Setup of v30:
==> flow/design.v <==
module sort_reg #(parameter DATA_WIDTH =8)(
    input logic clk,
    input logic rst,
    input logic clr,
    input logic GT_in,
    input logic [DATA_WIDTH-1:0] data_in,
    input logic [DATA_WIDTH-1:0] prev_data,
    input logic data_rdy,
    output logic [DATA_WIDTH-1:0] data_out,
    output logic GT
);
logic [DATA_WIDTH-1:0] data_out_d;
logic [DATA_WIDTH-1:0] data_out_q;
assign GT = (data_in >data_out_q);
assign data_out = data_out_q;
always_ff@(posedge clk or posedge rst)begin
    if(rst)begin
        data_out_q <= 'b0;
    end else if(clr) begin
        data_out_q <= 'b0;
    end else begin
        data_out_q <= data_out_d;
    end
end
always_comb begin
    if(data_rdy) begin
        if(GT && GT_in)begin
            data_out_d = prev_data;
        end else if(GT && !GT_in) begin
            data_out_d = data_in;
        end else begin
            data_out_d = data_out_q;
        end
    end else begin
        data_out_d = data_out_q;
    end
end
endmodule
module median_calc #(parameter POPSIZE = 100,DATA_WIDTH = 8)(
    input logic clk,
    input logic rst,
    input logic [DATA_WIDTH-1:0] data_in,
    input logic data_rdy,
    output [DATA_WIDTH-1:0] median,
    output data_vld
);
logic [DATA_WIDTH-1:0] data_out_array[POPSIZE:0];
logic GT_array[POPSIZE:0];
logic [$clog2(POPSIZE):0] counter_d;
logic [$clog2(POPSIZE):0] counter_q;
logic [DATA_WIDTH-1:0] median_d;
logic [DATA_WIDTH-1:0] median_q;
logic data_vld_q;
logic data_vld_d;
logic reg_rst;
logic [DATA_WIDTH-1:0] data_in_d;
logic [DATA_WIDTH-1:0] data_in_q;
logic data_rdy_d;
logic data_rdy_q;
logic reg_rst_d;
logic reg_rst_q;
assign reg_rst = reg_rst_q;
assign data_rdy_d = data_rdy;
assign data_in_d = data_in;
assign GT_array[POPSIZE] = 0;
assign data_vld = data_vld_q;
assign median = median_q;
genvar i;
generate
  for (i = 0; i < POPSIZE; i++) begin : instance_gen
    if (i == 0) begin
      sort_reg #(
        .DATA_WIDTH(DATA_WIDTH)
      ) instance_0 (
        .clk(clk),
        .rst(rst),
        .clr(reg_rst),
        .GT_in(1'b0),
        .data_in(data_in),
        .prev_data('b0),
        .data_out(data_out_array[0]),
        .GT(GT_array[0]),
        .data_rdy(data_rdy)
      );
    end else begin
      sort_reg #(
        .DATA_WIDTH(DATA_WIDTH)
      ) instance_i (
        .clk(clk),
        .rst(rst),
        .clr(reg_rst),
        .GT_in(GT_array[i-1]),  
        .data_in(data_in),
        .prev_data(data_out_array[i-1]),  
        .data_out(data_out_array[i]),
        .GT(GT_array[i]),
        .data_rdy(data_rdy)
      );
    end
  end
endgenerate
always_ff@(posedge clk or posedge rst)begin
    if(rst)begin
        counter_q <= 'b0;
        median_q <= 'b0;
        data_vld_q <= 'b0;
        data_in_q <= 'b0;
        data_rdy_q <='b0;
        reg_rst_q <= 'b0;
    end else begin
        data_in_q <=data_in_d;
        data_rdy_q <=data_rdy_d;
        counter_q <= counter_d;
        median_q <= median_d;
        data_vld_q <= data_vld_d;
        reg_rst_q <= reg_rst_d;
    end
end
always_comb begin
    reg_rst_d = 'b0;
        data_vld_d = 'b0;
        counter_d = counter_q;
        median_d = median_q;
        if (counter_q == POPSIZE) begin
            median_d = (POPSIZE % 2 == 0) ? data_out_array[POPSIZE/2 - 1] : data_out_array[POPSIZE/2];
            reg_rst_d = 'b1;
            data_vld_d = 'b1;
            counter_d = 'b0;
        end else if(counter_q == 0) begin
            reg_rst_d ='b0;
        end
        if (data_rdy) begin
            counter_d = counter_q + 1;
        end
    end
endmodule
clock: 3.29 ns
lec_check: 0
cap_margin: 20
core_margin: 2
core_utilization: 68
cts_cluster_diameter: 139
max_routing_layer: met4
place_density: 0.6
slew_margin: 20
run.sh (not shown) runs the stock make flow with config.mk's settings and CLKGATE_MAP_FILE=.
v30 went all the way through synthesis, placement and routing and the layout is clean on timing, DRC and antenna.
The inputs of v14 differ from those of v30 as listed below.
Settings: CORE_UTILIZATION now 65, was 68; the clock period (ns, I/O delays scaled along) now 3.33, was 3.29.
Results
- Going from v30 to v14, total buffers and inverters traversed by the critical path went up 2; floorplan row count went up 2.6%.
- Taking v30 as the reference, in v14 global-route usage saw a decrease; area used by multi-input combinational logic saw little to no change.
- v30 ended up with dfrtp_4 as its highest-delay cell along the critical path; v14 ended up with o32a_1.
--- input diff v14..v41 ---
Settings: swapping 65 for 55 in CORE_UTILIZATION; clearing MAX_ROUTING_LAYER, which used to be met4; clearing CTS_CLUSTER_DIAMETER, which used to be 139; swapping 3.33 for 2.86 in the clock period (ns, I/O delays scaled along).
==> results <==
v41 finished all stages; the layout is clean.
The total detailed-routing wirelength reported for v41 is greater than that of v14 by 5200 µm.
Taking v14 as the reference, in v41 number of antenna violations at the first check in global routing moved up, final-layout worst hold slack moved down, clock distribution power moved up.
From v14 to v41 the numbers moved as follows: number of detailed-route iterations in the first pass moved down, part of the cycle the worst path needs climbed 4.9 points.
--- input diff v41..v5 ---
Settings: SETUP_SLACK_MARGIN newly set to 0.75; CORE_UTILIZATION changed from 55 to 68; PLACE_DENSITY removed (was 0.6); the clock period (ns, I/O delays scaled along) changed from 2.86 to 2.59.
Results
- v5 did not finish: a tool error stopped it during global routing (5_1_grt).
- Relative to v41, the row count measured on v5 has decreased by more than 10%.
- Compared with v41, v5 shows a lower total instance count after detailed placement.
- Die width (v5 over v41): decrease, 24 µm
- Vertical extent of the die (lower): v5
- On v5: die size is 19% lower than what v41 gave.
- Across both runs, floorplan core density was higher for v5 than for v41.
The following lists how v1 was set up differently from v5:
Settings: setting GPL_ROUTABILITY_DRIVEN to 1 for the first time; setting CTS_CLUSTER_DIAMETER to 73 for the first time; changing CORE_UTILIZATION from 68 to 71; setting TNS_END_PERCENT to 65 for the first time; setting CELL_PAD_IN_SITES_DETAIL_PLACEMENT to 0 for the first time; changing SETUP_SLACK_MARGIN from 0.75 to 0.22; setting MAX_ROUTING_LAYER to met5 for the first time; setting PLACE_DENSITY_LB_ADDON to 0.13 for the first time; setting GPL_TIMING_DRIVEN to 1 for the first time.
Notes after the runs:
Re placed standard-cell area: v5 and v1 aren't equal, and the higher value belongs to v5. Reported for v5 and v1, number of buffers added by the clock tree synthesis step turned out identical to the last digit. v5 did not run to completion, as it errored out during global routing (5_1_grt). v1: no failed stages, no open violations at the end. [v1] total number of placement rows fell 2 relative to v5. The number of gates resized after CTS in v1 sits 470 below the value recorded for v5. Lower chip height goes to v1 over v5. The post-synthesis register bit count was comparable across v5 and v1. The number of synthesized flops with an enable pin on v5 is in line with that on v1. Diff v5 -> v1 | die size | down by a few percent. Delta(placeable core area, v1 - v5) < 0. Number of placed instances, taps included went down slightly going from v5 to v1.
Inputs modified between v1 and v31:
Settings: CORE_UTILIZATION now 72, was 71; CTS_CLUSTER_SIZE now 21, previously not set; HOLD_SLACK_MARGIN now 0.29, previously not set; SETUP_SLACK_MARGIN now 0.63, was 0.22; PLACE_DENSITY_LB_ADDON now 0.2, was 0.13; CTS_CLUSTER_DIAMETER now 29, was 73; the clock period (ns, I/O delays scaled along) now 2.2, was 2.59.
## What came out
v31: aborted in global routing (5_1_grt) (tool error). Delta (v31 minus v1): y dimension of the die moved down; total CTS buffers now larger; chip area decreased by 600 µm² relative to the old numbers. Relative to v1, placed cell count has gone up in v31.
Power and IR drop assume default switching activity.
